[flow/design.v]
module exponent_multiplier (
    i_clk, i_rst_n,
    i_load, i_start, i_select,
    i_A, i_B,
    o_done, led_select, o_P,
	seg_i_A_ten, seg_i_A_unit, 
	seg_i_B_ten, seg_i_B_unit, 
	seg_o_P_thousand, seg_o_P_hundred, seg_o_P_ten, seg_o_P_unit
);
    input wire i_clk, i_rst_n;
    input wire i_load, i_start, i_select;
    input [3:0] i_A, i_B;
    output reg o_done, led_select;
    output reg [29:0] o_P;
	output reg [6:0] seg_i_A_ten, seg_i_A_unit;
	output reg [6:0] seg_i_B_ten, seg_i_B_unit;
	output reg [6:0] seg_o_P_thousand, seg_o_P_hundred, seg_o_P_ten, seg_o_P_unit;
    parameter IDLE = 3'b000, LOAD = 3'b001, CALC = 3'b010, FINISH = 3'b011;
    reg [2:0] current_state;
    reg [3:0] reg_A, reg_B;
	reg [3:0] led_reg_A, led_reg_B;
    reg [19:0] reg_A_shift;
    reg [29:0] reg_P_exp;
    reg [7:0] reg_P_mul;
    reg [3:0] counter_exp;
    reg [2:0] index_bit_B;
    reg exp_done, mul_done;
    always @(posedge i_clk or negedge i_rst_n) begin
        if (!i_rst_n) begin
            reg_A <= 4'b0;
            reg_B <= 4'b0;
            reg_P_exp <= 30'b1;
            reg_P_mul <= 8'b0;
            reg_A_shift <= 20'b0;
			led_reg_A <= 4'b0;	
			led_reg_B <= 4'b0;	
            o_done <= 0;
			led_select <= 0;
            o_P <= 30'b0;
            counter_exp <= 4'b0;
            index_bit_B <= 3'b0;
            exp_done <= 0;
            mul_done <= 0;
            current_state <= IDLE;
        end
        else begin
            case (current_state)
                IDLE: begin
                    reg_A <= 4'b0;
                    reg_B <= 4'b0;
                    reg_P_exp <= 30'b1;
                    reg_P_mul <= 8'b0;
                    reg_A_shift <= 20'b0;
                    o_done <= 0;
					led_select <= 0;
                    o_P <= 30'b0;
                    counter_exp <= 4'b0;
                    index_bit_B <= 3'b0;
                    exp_done <= 0;
                    mul_done <= 0;
                    if (!i_load) begin 
                        reg_A <= i_A;
						led_reg_A <= i_A;
                        reg_B <= i_B;
						led_reg_B <= i_B;
                        reg_A_shift <= {16'b0, i_A};
                        current_state <= LOAD;
                    end                    
                end    
                LOAD: begin                    
                    current_state <= (!i_start) ? CALC : LOAD;
                end
                CALC: begin
                    if (i_start) begin
                        if (!exp_done) begin
                            if (counter_exp < reg_B) begin
                                reg_P_exp <= reg_P_exp * reg_A;
                                counter_exp <= counter_exp + 1;
                            end
                            else begin
                                exp_done <= 1;
                            end
                        end
                        if (!mul_done) begin
                            if (index_bit_B < 4) begin
                                if (reg_B[index_bit_B]) begin
                                    reg_P_mul <= reg_P_mul + reg_A_shift[7:0];
                                end
                                reg_A_shift <= reg_A_shift << 1;
                                index_bit_B <= index_bit_B + 1;
                            end
                            else begin
                                mul_done <= 1;
                            end
                        end
                        if (exp_done && mul_done) begin
                            current_state <= FINISH;
                        end
                    end
                end
                FINISH: begin
                    o_done <= 1;
                    led_select <= !i_select;
                    if (!i_select) begin
                        o_P <= reg_P_exp;
                    end
                    else if (i_select) begin
                        o_P <= {22'b0, reg_P_mul};
                    end
                    if (!i_start) begin
                        current_state <= IDLE;
                    end
                end
            endcase
        end
    end
	always @(*) begin                 
		case (led_reg_A % 10)
			4'd0: seg_i_A_unit = 7'b1000000;
			4'd1: seg_i_A_unit = 7'b1111001;
			4'd2: seg_i_A_unit = 7'b0100100;
			4'd3: seg_i_A_unit = 7'b0110000;
			4'd4: seg_i_A_unit = 7'b0011001;
			4'd5: seg_i_A_unit = 7'b0010010;
			4'd6: seg_i_A_unit = 7'b0000010;
			4'd7: seg_i_A_unit = 7'b1111000;
			4'd8: seg_i_A_unit = 7'b0000000;
			4'd9: seg_i_A_unit = 7'b0010000;
			default: seg_i_A_unit = 7'b1000000;
		endcase
		case (led_reg_A / 10)
			4'd0: seg_i_A_ten = 7'b1000000;
			4'd1: seg_i_A_ten = 7'b1111001;
			4'd2: seg_i_A_ten = 7'b0100100;
			4'd3: seg_i_A_ten = 7'b0110000;
			4'd4: seg_i_A_ten = 7'b0011001;
			4'd5: seg_i_A_ten = 7'b0010010;
			4'd6: seg_i_A_ten = 7'b0000010;
			4'd7: seg_i_A_ten = 7'b1111000;
			4'd8: seg_i_A_ten = 7'b0000000;
			4'd9: seg_i_A_ten = 7'b0010000;
			default: seg_i_A_ten = 7'b1000000;
		endcase
		case (led_reg_B % 10)
			4'd0: seg_i_B_unit = 7'b1000000;
			4'd1: seg_i_B_unit = 7'b1111001;
			4'd2: seg_i_B_unit = 7'b0100100;
			4'd3: seg_i_B_unit = 7'b0110000;
			4'd4: seg_i_B_unit = 7'b0011001;
			4'd5: seg_i_B_unit = 7'b0010010;
			4'd6: seg_i_B_unit = 7'b0000010;
			4'd7: seg_i_B_unit = 7'b1111000;
			4'd8: seg_i_B_unit = 7'b0000000;
			4'd9: seg_i_B_unit = 7'b0010000;
			default: seg_i_B_unit = 7'b1000000;
		endcase
		case (led_reg_B / 10)
			4'd0: seg_i_B_ten = 7'b1000000;
			4'd1: seg_i_B_ten = 7'b1111001;
			4'd2: seg_i_B_ten = 7'b0100100;
			4'd3: seg_i_B_ten = 7'b0110000;
			4'd4: seg_i_B_ten = 7'b0011001;
			4'd5: seg_i_B_ten = 7'b0010010;
			4'd6: seg_i_B_ten = 7'b0000010;
			4'd7: seg_i_B_ten = 7'b1111000;
			4'd8: seg_i_B_ten = 7'b0000000;
			4'd9: seg_i_B_ten = 7'b0010000;
			default: seg_i_B_ten = 7'b1000000;
		endcase
		case (o_P % 10)
			4'd0: seg_o_P_unit = 7'b1000000;
			4'd1: seg_o_P_unit = 7'b1111001;
			4'd2: seg_o_P_unit = 7'b0100100;
			4'd3: seg_o_P_unit = 7'b0110000;
			4'd4: seg_o_P_unit = 7'b0011001;
			4'd5: seg_o_P_unit = 7'b0010010;
			4'd6: seg_o_P_unit = 7'b0000010;
			4'd7: seg_o_P_unit = 7'b1111000;
			4'd8: seg_o_P_unit = 7'b0000000;
			4'd9: seg_o_P_unit = 7'b0010000;
			default: seg_o_P_unit = 7'b1000000;
		endcase
		case ((o_P / 10) % 10)
			4'd0: seg_o_P_ten = 7'b1000000;
			4'd1: seg_o_P_ten = 7'b1111001;
			4'd2: seg_o_P_ten = 7'b0100100;
			4'd3: seg_o_P_ten = 7'b0110000;
			4'd4: seg_o_P_ten = 7'b0011001;
			4'd5: seg_o_P_ten = 7'b0010010;
			4'd6: seg_o_P_ten = 7'b0000010;
			4'd7: seg_o_P_ten = 7'b1111000;
			4'd8: seg_o_P_ten = 7'b0000000;
			4'd9: seg_o_P_ten = 7'b0010000;
			default: seg_o_P_ten = 7'b1000000;
		endcase
		case ((o_P / 100) % 10)
			4'd0: seg_o_P_hundred = 7'b1000000;
			4'd1: seg_o_P_hundred = 7'b1111001;
			4'd2: seg_o_P_hundred = 7'b0100100;
			4'd3: seg_o_P_hundred = 7'b0110000;
			4'd4: seg_o_P_hundred = 7'b0011001;
			4'd5: seg_o_P_hundred = 7'b0010010;
			4'd6: seg_o_P_hundred = 7'b0000010;
			4'd7: seg_o_P_hundred = 7'b1111000;
			4'd8: seg_o_P_hundred = 7'b0000000;
			4'd9: seg_o_P_hundred = 7'b0010000;
			default: seg_o_P_hundred = 7'b1000000;
		endcase
		case ((o_P / 1000) % 10)
			4'd0: seg_o_P_thousand = 7'b1000000;
			4'd1: seg_o_P_thousand = 7'b1111001;
			4'd2: seg_o_P_thousand = 7'b0100100;
			4'd3: seg_o_P_thousand = 7'b0110000;
			4'd4: seg_o_P_thousand = 7'b0011001;
			4'd5: seg_o_P_thousand = 7'b0010010;
			4'd6: seg_o_P_thousand = 7'b0000010;
			4'd7: seg_o_P_thousand = 7'b1111000;
			4'd8: seg_o_P_thousand = 7'b0000000;
			4'd9: seg_o_P_thousand = 7'b0010000;
			default: seg_o_P_thousand = 7'b1000000;		
		endcase
    end
endmodule
[flow/run.sh]
#!/bin/bash
# the make line also repeats each setting of config.mk as NAME=value (left out here)
make -C /OpenROAD-flow-scripts/flow DESIGN_CONFIG=/design/flow/config.mk WORK_HOME=/design/flow/orfs CLKGATE_MAP_FILE= finish
[flow/config.mk]
export PLATFORM = sky130hd
export DESIGN_NAME = exponent_multiplier
export DESIGN_NICKNAME = exponent_multiplier
export VERILOG_FILES = /design/flow/design.v
export SDC_FILE = /design/flow/constraint.sdc
export NUM_CORES = 4
export LEC_CHECK = 0
export CAP_MARGIN = 20
export CORE_MARGIN = 9
export CORE_UTILIZATION = 66
export PLACE_DENSITY = 0.6
export SLEW_MARGIN = 20
export TNS_END_PERCENT = 15
[flow/constraint.sdc]
create_clock -name core_clock -period 50.0 [get_ports {i_clk}]
set_input_delay 10.0000 -clock core_clock [delete_from_list [all_inputs] [get_ports {i_clk}]]
set_output_delay 10.0000 -clock core_clock [all_outputs]
set_load 0.01 [all_outputs]
==> flow_summary.ini, run 1 <==
; synthesis and place-and-route metrics
[worst_setup_path]
reg2reg_to = reg_P_exp[29]
worst-path-stages = 112
cpMostUsedCell = buf_4
end_kind = output port
reg2regPathDepth = 33
critPathTopFamily = simple AND/OR/NAND/NOR gates
slowest_delay_ps = 750
crit_type = register to output port
cp-startpoint = o_P[28]
worstReg2RegStart = reg_P_exp[0]
required_ps = 40000
crit_slowest_cell = a311oi_2
cp_data_arrival_time_ps = 38470
reg2reg_slack_ps = 42910
timing.critical_path.buf_inv = 12
crit_path_end = seg_o_P_ten[2]
startpoint_type = register
cp_max_fo = 34

[synth]
avgSynthCellArea_um2 = 6.804
synth-xor-area-share = 0.1021
syn_area_um2 = 40030
ys_sh_mux = 0.03376
synth-edff-count = 0
ys_cells = 5883
ff_type = dfrtp_1
adder_share = 0.06664
syn-instance-count = 5883
topCellsByArea = xnor2_1, dfrtp_1, nand2_1, a21oi_1, nor2_1
synthTopLogicFamily = AND-OR/OR-AND gates
numSynthFlops = 107
yosysWarnings = 1
synthDistinctLibCells = 155
aoi_share = 0.3439
largest_area_cell = xnor2_1
simple_gate_share = 0.3246
yosysMostFrequentCell = nand2_1
ys_chip_area_um2 = 40030
postSynth.asyncResetShare = 1.000
synth_top_area_share = 0.07461
synth_seq_share = 0.06695
common_cells = nand2_1, nor2_1, a21oi_1

[floorplanning]
die_width_um = 264.3
boundaryPins = 101
dieArea_um2 = 69840
die_h_um = 264.3
core_area_um2 = 59460
rows = 89
fp-utilization = 0.6731

[min_path]
whs_path_depth = 1
hold_path_end = led_select
hp-start = led_select
hold_path.class = register to register

[detailed_routing]
vias_per_cell = 7.204
wl_per_cell_um = 20.57
drt_wl_total_um = 135900
first_iter_violations = 6224
vias = 47610
antennaDiodeCount = 0
drc = 0
ant_nets = 0
firstDrtPassIters = 7

[sta]
setup_tns_ps = 0
max_freq_mhz = 20.63
relSlewSlack = 0.2885
skew_ps = 13.22
finalClockPeriodUsage = 0.9693
timing_hold_violations_final = 0
worst_pin_slew_ps = 1059
setup_viol = 0
min_period_ps = 48470
fin_ws_ps = 1533
report.final.slew_viol_count = 0

[layout]
areaGrowthSynthToFinish_pct = 6.583
final_net_count = 5990

[status]
status = no timing/DRC/antenna violations

[global_routing]
antenna_found_initial = 1
grt_overflow = 0
grt_max_degree = 61
grt_pass1_vias = 42530
grt_util_all_layers = 0.3616
grt_pass1_wl_um = 218500

[place]
gp_congestion = 1.066
io_buffers = 94
dp_hpwl_um = 104200
dpl_worst_slack_ps = 642.2

[job]
drv_cap = 0
warnings = 62

[clock_tree]
worst_skew_pair.late_latency_ps = 380
cts_sinks = 107
cts_buffers = 9
clock_path_buffers = 2
cts.clk_slew.worst_paths_ps = 90
htreeDepth = 3
cts_hold_buf = 0
root_buffer = clkbuf_16
cts_tree = built
## layer usage
| layer | share of wire | wire [um] | vias up | global-route usage |
|---|---|---|---|---|
| li1 | - | - | 22100 | - |
| met1 | 0.42 | 56780 | 22170 | 0.4899 |
| met2 | 0.44 | 59810 | 2868 | 0.5711 |
| met3 | 0.099 | 13460 | 469 | 0.05091 |
| met4 | 0.043 | 5842 | 2 | 0.1466 |
| met5 | 0.000088 | 12 | - | 0 |
## stage by stage
step,std cells,hold slack (ps),cell area (um2),utilization
2_1_floorplan,5887,448.6,40040,-
3_3_place_gp,6569,457.9,41770,0.7024
3_5_place_dp,6570,466.2,41780,0.7026
4_1_cts,6586,486.1,42090,0.7078
5_1_grt,6608,512.5,42660,0.7175
6_report,6608,480.7,42660,0.7175
## timing repair
action	CTS	global route
endpoints found under the setup margin	0	7
resized	0	95
buffers inserted	0	20
## final cells by class
| cell class | instances | area, um2 |
|---|---|---|
| clock buffer | 9 | 225.2 |
| clock inverter | 7 | 87.58 |
| fill | 5082 | 16800 |
| inverter | 219 | 822.0 |
| multi-input combinational | 5189 | 35340 |
| sequential | 107 | 2703 |
| tap | 773 | 967.2 |
| timing repair buffer | 304 | 2515 |
==> run 2, diff against run 1 <==
Settings changed: CELL_PAD_IN_SITES_GLOBAL_PLACEMENT from default to 2, CORE_ASPECT_RATIO from default to 0.54, CORE_UTILIZATION 66 to 64, CTS_CLUSTER_SIZE from default to 74, MAX_ROUTING_LAYER from default to met5, MIN_ROUTING_LAYER from default to met2, PLACE_DENSITY 0.6 to 0.87, SETUP_SLACK_MARGIN from default to 2.82, SLEW_MARGIN 20 to 0, TNS_END_PERCENT 15 to 65.
Clock period 50.0 ns to 28.9 ns, I/O delays scaled along.
==> run 2 against run 1 <==
Against the previous run: the run now fails in 3_1_place_gp_skip_io; synthesized cell count is the same; die size is 3.5% higher; synthesized area unchanged.
==> flow_summary.ini, run 2 <==
; yosys + openroad results
[status]
status = aborted with a tool error
stop_stage = 3_1_place_gp_skip_io
tool.error = [ERROR GPL-0301] Utilization 129.651 % exceeds 100%.

[floorplanning]
dieArea_um2 = 72300
rows = 66
die_h_um = 201.8
fp-utilization = 0.6559
die_width_um = 358.3
core_area_um2 = 61030

[synth]
postSynth.asyncResetShare = 1.000
topCellsByArea = xnor2_1, dfrtp_1, nand2_1, a21oi_1, nor2_1
synthDistinctLibCells = 155
ys_sh_mux = 0.03376
aoi_share = 0.3439
adder_share = 0.06664
yosysWarnings = 1
numSynthFlops = 107
synth_top_area_share = 0.07461
ff_type = dfrtp_1
ys_cells = 5883
synth-edff-count = 0
synth-xor-area-share = 0.1021
common_cells = nand2_1, nor2_1, a21oi_1
ys_chip_area_um2 = 40030
yosysMostFrequentCell = nand2_1
largest_area_cell = xnor2_1
syn-instance-count = 5883
synth_seq_share = 0.06695
syn_area_um2 = 40030
synthTopLogicFamily = AND-OR/OR-AND gates
avgSynthCellArea_um2 = 6.804
simple_gate_share = 0.3246
==> run 3, diff against run 2 <==
Settings changed: ABC_AREA from default to 1, CELL_PAD_IN_SITES_GLOBAL_PLACEMENT 2 to default, CORE_ASPECT_RATIO 0.54 to 0.5, CORE_MARGIN 9 to 2, CORE_UTILIZATION 64 to 72, CTS_CLUSTER_DIAMETER from default to 393, CTS_CLUSTER_SIZE 74 to 98, MAX_ROUTING_LAYER met5 to default, MIN_ROUTING_LAYER met2 to default, PLACE_DENSITY 0.87 to 0.35, SETUP_SLACK_MARGIN 2.82 to 4.88, SLEW_MARGIN 0 to 20, TNS_END_PERCENT 65 to 5.
Clock period 28.9 ns to 20.6 ns, I/O delays scaled along.
==> run 3 against run 2 <==
Against the previous run: the flow stops in 3_5_place_dp; die size fell by 20%; synthesized area rose by 0.88%; synthesized cell count increased by 24%.
==> flow_summary.ini, run 3 <==
; yosys + openroad results
[synth]
numSynthFlops = 107
synth-xor-area-share = 0.04499
postSynth.asyncResetShare = 1.000
common_cells = nand2_1, inv_1, nor2_1
yosysWarnings = 1
synth-edff-count = 0
ys_cells = 7320
synth_seq_share = 0.06637
synthDistinctLibCells = 96
simple_gate_share = 0.5954
aoi_share = 0.08087
yosysMostFrequentCell = nand2_1
syn-instance-count = 7320
ff_type = dfrtp_1
syn_area_um2 = 40380
avgSynthCellArea_um2 = 5.516
topCellsByArea = nand2_1, inv_1, nand3_1, nand2_2, nor2_1
synthTopLogicFamily = simple AND/OR/NAND/NOR gates
adder_share = 0.05559
synth_top_area_share = 0.1886
ys_sh_mux = 0.0005577
ys_chip_area_um2 = 40380
largest_area_cell = nand2_1

[floorplanning]
fp-utilization = 0.7277
die_h_um = 171.5
rows = 61
dieArea_um2 = 58110
core_area_um2 = 55490
boundaryPins = 101
die_width_um = 338.9

[status]
tool.error = [ERROR DPL-0038] Utilization greater than 100%, impossible to legalize
status = aborted with a tool error
stop_stage = 3_5_place_dp

[place]
io_buffers = 94
gp_congestion = 1.068
[run 3: stage by stage]
step	hold slack (ps)	area (um2)	TNS, ps
after floorplan	437.1	40480	-204950
after global placement	457.1	57270	-200700
==> run 4, diff against run 3 <==
Settings changed: ABC_AREA 1 to default, CORE_ASPECT_RATIO 0.5 to default, CORE_UTILIZATION 72 to 34, CTS_CLUSTER_DIAMETER 393 to 193, CTS_CLUSTER_SIZE 98 to 93, GPL_ROUTABILITY_DRIVEN from default to 1, MAX_ROUTING_LAYER from default to met5, PLACE_DENSITY 0.35 to default, PLACE_DENSITY_LB_ADDON from default to 0.03, SETUP_SLACK_MARGIN 4.88 to default, SLEW_MARGIN 20 to 30, TNS_END_PERCENT 5 to default.
Clock period 20.6 ns to 37.0 ns, I/O delays scaled along.
==> run 4 against run 3 <==
Against the previous run: now fails the layout checks on negative setup slack; die size grew 110%; synthesized cell count shrank 20%; synthesized area shrank 0.87%.
==> flow_summary.ini, run 4 <==
; synthesis and place-and-route metrics
[detailed_routing]
vias_per_cell = 5.657
wl_per_cell_um = 18.60
drc = 0
vias = 51280
ant_nets = 0
drt_wl_total_um = 168700
antennaDiodeCount = 0
firstDrtPassIters = 6
first_iter_violations = 3631

[sta]
report.final.slew_viol_count = 0
min_period_ps = 39740
finalClockPeriodUsage = 1.074
worst_pin_slew_ps = 965.9
setup_viol = 7
skew_ps = 24.47
rsz0062_at_grt = true
relSlewSlack = 0.3554
fin_ws_ps = -2738
max_freq_mhz = 25.16
timing_hold_violations_final = 0

[worst_setup_path]
critPathTopFamily = AND-OR/OR-AND gates
required_ps = 29600
reg2reg_slack_ps = 29630
crit_path_end = seg_o_P_ten[3]
crit_type = register to output port
cp-startpoint = o_P[29]
timing.critical_path.buf_inv = 48
worst-path-stages = 147
slowest_delay_ps = 590
startpoint_type = register
cp_data_arrival_time_ps = 32340
crit_slowest_cell = or4_4
cpMostUsedCell = buf_4
reg2regPathDepth = 33
end_kind = output port
reg2reg_to = reg_P_exp[29]
worstReg2RegStart = reg_A[3]
cp_max_fo = 11

[synth]
common_cells = nand2_1, nor2_1, a21oi_1
synthTopLogicFamily = AND-OR/OR-AND gates
syn_area_um2 = 40030
simple_gate_share = 0.3246
ys_cells = 5883
adder_share = 0.06664
largest_area_cell = xnor2_1
yosysWarnings = 1
synth_seq_share = 0.06695
syn-instance-count = 5883
numSynthFlops = 107
aoi_share = 0.3439
ys_sh_mux = 0.03376
ys_chip_area_um2 = 40030
ff_type = dfrtp_1
synthDistinctLibCells = 155
synth-edff-count = 0
avgSynthCellArea_um2 = 6.804
topCellsByArea = xnor2_1, dfrtp_1, nand2_1, a21oi_1, nor2_1
synth-xor-area-share = 0.1021
synth_top_area_share = 0.07461
postSynth.asyncResetShare = 1.000
yosysMostFrequentCell = nand2_1

[min_path]
whs_path_depth = 2
hold_path.class = register to register
hold_path_end = current_state[2]
hp-start = current_state[2]

[job]
drv_cap = 0
warnings = 63

[global_routing]
grt_pass1_wl_um = 269100
grt_overflow = 0
grt_max_degree = 60
grt_pass1_vias = 49020
antenna_found_initial = 1
grt_util_all_layers = 0.2671

[layout]
final_util = 0.5114
areaGrowthSynthToFinish_pct = 48.86
fin_cells = 9066
final_net_count = 7697

[floorplanning]
rows = 125
boundaryPins = 101
dieArea_um2 = 120500
core_area_um2 = 116500
fp-utilization = 0.3435
die_width_um = 347.1
die_h_um = 347.1

[clock_tree]
cts_sinks = 107
cts.clk_slew.worst_paths_ps = 90
cts_buffers = 9
worst_skew_pair.late_latency_ps = 400
clock_path_buffers = 2
cts_tree = built
htreeDepth = 3
root_buffer = clkbuf_16

[status]
status = complete, but fails checks
violations = negative setup slack

[place]
dp_hpwl_um = 134900
dp.cells = 8869
io_buffers = 94
gp_congestion = 0.9373
run 4: cell type report:
class                   instances  area [um2]
clock buffers                   9       225.2
clock inverters                 7       83.83
multi-input cells            5191       38300
flip-flops and latches        107        2691
inverters                     219       824.5
repair buffers               2009       15550
fillers                     11820       56930
well taps                    1524        1907
run 4: repair_timing:
| action | 4_1_cts | 5_1_grt |
|---|---|---|
| cloned | 4 | 3 |
| endpoints found under the hold margin | 0 | 0 |
| gates resized | 262 | 257 |
| pin swaps | 124 | 153 |
| buffers inserted | 103 | 72 |
| hold buffers | 0 | 0 |
| setup endpoints to repair | 20 | 21 |
run 4: routing by layer:
layer | share of wire | up-vias | track usage
met3 | 0.035 | 159 | 0.01629
met4 | 0.017 | 0 | 0.04330
met2 | 0.47 | 1123 | 0.4595
met5 | 0 | - | 0
li1 | - | 25490 | -
met1 | 0.48 | 24510 | 0.3703
run 4: stage by stage:
step                      hold WS, ps  TNS (ps)  setup slack [ps]  area (um2)
after CTS                       493.1    -17230             -2514       57830
final                           495.1    -18650             -2738       59590
after global routing            519.8    -27340             -3982       59590
after global placement          468.1    -28470             -4137       55450
after detailed placement        467.9    -30030             -4344       55480
after floorplan                 448.6     -6344            -966.4       41170
==> run 5, diff against run 4 <==
Settings changed: CORE_UTILIZATION 34 to 40, CTS_CLUSTER_DIAMETER 193 to default, CTS_CLUSTER_SIZE 93 to default, GPL_ROUTABILITY_DRIVEN 1 to default, MAX_ROUTING_LAYER met5 to default, PLACE_DENSITY from default to 0.6, PLACE_DENSITY_LB_ADDON 0.03 to default, SLEW_MARGIN 30 to 20.
Clock period 37.0 ns to 56.4 ns, I/O delays scaled along.
==> run 5 against run 4 <==
Against the previous run: the run now finishes clean; global-route usage down 1.4 points; via count is 12% lower; utilization is 8.7 points lower; critical path depth is 41 lower; count of clock-buffer cells in the layout unchanged; sequential cell count did not move.
==> flow_summary.ini, run 5 <==
; synthesis and place-and-route metrics
[worst_setup_path]
startpoint_type = register
crit_path_end = seg_o_P_ten[3]
timing.critical_path.buf_inv = 6
critPathTopFamily = simple AND/OR/NAND/NOR gates
reg2reg_slack_ps = 49450
required_ps = 45120
end_kind = output port
cp_max_fo = 32
worstReg2RegStart = reg_P_exp[0]
reg2reg_to = reg_P_exp[29]
slowest_delay_ps = 830
reg2regPathDepth = 33
worst-path-stages = 106
cp_data_arrival_time_ps = 42280
crit_slowest_cell = or4_1
crit_type = register to output port
cp-startpoint = o_P[24]

[clock_tree]
cts_sinks = 107
root_buffer = clkbuf_16
cts_hold_buf = 0
cts_buffers = 9
cts_tree = built
cts.clk_slew.worst_paths_ps = 90
htreeDepth = 3
clock_path_buffers = 2
worst_skew_pair.late_latency_ps = 390

[sta]
max_freq_mhz = 18.67
relSlewSlack = 0.2989
min_period_ps = 53560
timing_hold_violations_final = 0
report.final.slew_viol_count = 0
worst_pin_slew_ps = 1025
setup_viol = 0
setup_tns_ps = 0
fin_ws_ps = 2839
skew_ps = 18.12
finalClockPeriodUsage = 0.9497

[floorplanning]
core_area_um2 = 99710
fp-utilization = 0.4014
rows = 116
dieArea_um2 = 102600
boundaryPins = 101
die_h_um = 320.3
die_width_um = 320.3

[place]
place_area_um2 = 41710
io_buffers = 94
dpl_worst_slack_ps = 267.9
gp_congestion = 1.020
dp_hpwl_um = 105700

[synth]
ff_type = dfrtp_1
synth-edff-count = 0
synth_top_area_share = 0.07461
aoi_share = 0.3439
yosysMostFrequentCell = nand2_1
avgSynthCellArea_um2 = 6.804
largest_area_cell = xnor2_1
numSynthFlops = 107
ys_cells = 5883
yosysWarnings = 1
ys_sh_mux = 0.03376
topCellsByArea = xnor2_1, dfrtp_1, nand2_1, a21oi_1, nor2_1
simple_gate_share = 0.3246
ys_chip_area_um2 = 40030
synth-xor-area-share = 0.1021
syn_area_um2 = 40030
common_cells = nand2_1, nor2_1, a21oi_1
syn-instance-count = 5883
synthTopLogicFamily = AND-OR/OR-AND gates
adder_share = 0.06664
synth_seq_share = 0.06695
postSynth.asyncResetShare = 1.000
synthDistinctLibCells = 155

[detailed_routing]
antennaDiodeCount = 0
ant_nets = 0
first_iter_violations = 4465
wl_per_cell_um = 19.53
vias_per_cell = 6.455
firstDrtPassIters = 6
drc = 0
vias = 45280
drt_wl_total_um = 137000

[min_path]
hp-start = led_select
whs_path_depth = 1
hold_path.class = register to register
hold_path_end = led_select

[layout]
final_net_count = 5872
fillers = 10350
areaGrowthSynthToFinish_pct = 5.623
fin_area_um2 = 42280
final_util = 0.4240

[job]
warnings = 60
drv_cap = 0

[global_routing]
grt_pass1_vias = 40690
grt_overflow = 0
antenna_found_initial = 1
grt_max_degree = 73
grt_util_all_layers = 0.2534
grt_pass1_wl_um = 220500

[status]
status = no timing/DRC/antenna violations
-- run 5: per-layer routing --
layer | GRT usage | up-vias | wire, um
li1 | - | 21830 | -
met1 | 0.3583 | 21430 | 62810
met2 | 0.4067 | 1775 | 61340
met3 | 0.02178 | 252 | 8453
met4 | 0.07825 | 2 | 4418
met5 | 0 | - | 13
-- run 5: what timing repair did --
item | 4_1_cts | 5_1_grt
resized | 1 | 47
endpoints found under the setup margin | 7 | 7
pin swaps | 0 | 2
cloned | 0 | 1
setup buffers | 0 | 0
-- run 5: per-stage QoR --
step,hold WS (ps),cells
2_1_floorplan,448.6,5887
3_3_place_gp,465.4,6997
3_5_place_dp,469.2,6997
4_1_cts,495.6,7013
5_1_grt,530.1,7015
6_report,487.6,7015
-- run 5: layout make-up --
| cell class | count | area, um2 | share of cell area |
|---|---|---|---|
| Multi-Input combinational cell | 5188 | 35190 | 0.8323 |
| Sequential cell | 107 | 2685 | 0.06351 |
| Timing Repair Buffer | 187 | 1638 | 0.03874 |
| Tap cell | 1298 | 1624 | 0.03841 |
| Inverter | 219 | 822.0 | 0.01944 |
| Clock buffer | 9 | 225.2 | 0.005327 |
| Clock inverter | 7 | 96.34 | 0.002279 |
